==> inputs of exp/umber <==
Design DotProduct, start of the top module:
module DotProduct(  
  input         clock,  
  input  [7:0]  io_a_0,
  input  [7:0]  io_a_1,
  input  [7:0]  io_a_2,
  input  [7:0]  io_a_3,
  input  [7:0]  io_a_4,
  input  [7:0]  io_a_5,
  input  [7:0]  io_a_6,
  input  [7:0]  io_a_7,
  input  [7:0]  io_a_8,
  input  [7:0]  io_a_9,
  input  [7:0]  io_a_10,
  input  [7:0]  io_a_11,
  input  [7:0]  io_a_12,
  input  [7:0]  io_a_13,
  input  [7:0]  io_a_14,
  input  [7:0]  io_a_15,
  input  [7:0]  io_b_0,  
  input  [7:0]  io_b_1,  
  input  [7:0]  io_b_2,  
  input  [7:0]  io_b_3,  
  input  [7:0]  io_b_4,  
  input  [7:0]  io_b_5,  
  input  [7:0]  io_b_6,  
  input  [7:0]  io_b_7,  
  input  [7:0]  io_b_8,  
  input  [7:0]  io_b_9,  
  input  [7:0]  io_b_10,  
  input  [7:0]  io_b_11,  
  input  [7:0]  io_b_12,  
  input  [7:0]  io_b_13,  
  input  [7:0]  io_b_14,  
  input  [7:0]  io_b_15,  
  output [20:0] io_y  
);
  wire  m_0_clock;  
  wire [7:0] m_0_io_a;  
  wire [7:0] m_0_io_b;  
  wire [15:0] m_0_io_c;  
  wire [16:0] m_0_io_y;  
  wire  m_1_clock;  
  wire [7:0] m_1_io_a;  
  wire [7:0] m_1_io_b;  
  wire [15:0] m_1_io_c;  
  wire [16:0] m_1_io_y;  
  wire  m_2_clock;  
  wire [7:0] m_2_io_a;  
  wire [7:0] m_2_io_b;  
  wire [15:0] m_2_io_c;  
  wire [16:0] m_2_io_y;  
  wire  m_3_clock;  
  wire [7:0] m_3_io_a;  
  wire [7:0] m_3_io_b;  
  ...
Settings: LEC_CHECK=0, ABC_AREA=1, CAP_MARGIN=5, CORE_MARGIN=5, CORE_UTILIZATION=15, GPL_TIMING_DRIVEN=1, MIN_ROUTING_LAYER=met1, PLACE_DENSITY=0.53, SETUP_SLACK_MARGIN=0.05, SLEW_MARGIN=40, TNS_END_PERCENT=20; clock period 8.51 ns.
run.sh (not shown) runs the stock make flow with config.mk's settings and CLKGATE_MAP_FILE=.
==> exp/indigo: changes against exp/umber <==
Settings changed: ABC_AREA 1 to default, CAP_MARGIN 5 to 20, CORE_MARGIN 5 to 2, CORE_UTILIZATION 15 to 40, GPL_TIMING_DRIVEN 1 to default, MIN_ROUTING_LAYER met1 to default, PLACE_DENSITY 0.53 to default, SETUP_SLACK_MARGIN 0.05 to -0.27, SLEW_MARGIN 40 to 20, TNS_END_PERCENT 20 to default.
==> flow/constraint.sdc (replaced) <==
create_clock -name core_clock -period 4.77 [get_ports {clock}]
set_input_delay 0.9540 -clock core_clock [delete_from_list [all_inputs] [get_ports {clock}]]
set_output_delay 0.9540 -clock core_clock [all_outputs]
set_load 0.01 [all_outputs]
==> exp/amber: changes against exp/umber <==
Settings changed: ABC_AREA 1 to default, CAP_MARGIN 5 to 15, CORE_MARGIN 5 to 2, CORE_UTILIZATION 15 to 72, GPL_TIMING_DRIVEN 1 to default, MIN_ROUTING_LAYER met1 to default, PLACE_DENSITY 0.53 to default, SETUP_SLACK_MARGIN 0.05 to default, SLEW_MARGIN 40 to 20, TNS_END_PERCENT 20 to default.
==> flow/constraint.sdc (replaced) <==
create_clock -name core_clock -period 2.75 [get_ports {clock}]
set_input_delay 0.5500 -clock core_clock [delete_from_list [all_inputs] [get_ports {clock}]]
set_output_delay 0.5500 -clock core_clock [all_outputs]
set_load 0.01 [all_outputs]
==> qor summary <==
                                                                                   exp/amber                   exp/umber                  exp/indigo
Status                                                             aborted with a tool error     complete, no violations    finished with violations
Stage where the flow stopped                                        global routing (5_1_grt)                           -                           -
Violated checks                                                                            -                           -        negative setup slack
Depth of the worst hold-timing path                                                        -                           1                           1
Power consumption                                                                          -                     31.8 mW                     51.6 mW
Die span in x                                                                         308 µm                      708 µm                      411 µm
Share of the synthesized netlist area taken by xor and xnor gates                     0.0541                      0.0344                      0.0541
Peak fanout along the critical path                                                        -                           5                           4
Number of logic inverters in the finished layout                                           -                       2,668                       1,448
Category of the critical setup timing path                                                 -  register to primary output  register to primary output
Part of the total power dissipated in combinational logic                                  -                       0.671                       0.657
Max Used Layer                                                                             -                        met5                        met5
Unique masters post-synth                                                                 74                          36                          74
Final cycle utilization of the critical path                                               -                       0.581                        1.05
Hpwl dp                                                                           126,000 µm                  162,000 µm                  116,000 µm
Power in sequential cells                                                                  -                     5.94 mW                     10.3 mW
Number of logic gates                                                                      -                       6,040                       4,676
Switching power                                                                            -                     16.3 mW                     22.9 mW
Remaining antenna violation count                                                          -                           0                           0
Share of cell area taken by muxes after synthesis                                    0.00389                           0                     0.00389
CP max stage delay                                                                         -                     0.58 ns                     0.66 ns
Core Footprint                                                                    91,500 µm²                 486,000 µm²                 165,000 µm²
Power figures rest on the tool's default switching activity, not on a simulated workload.
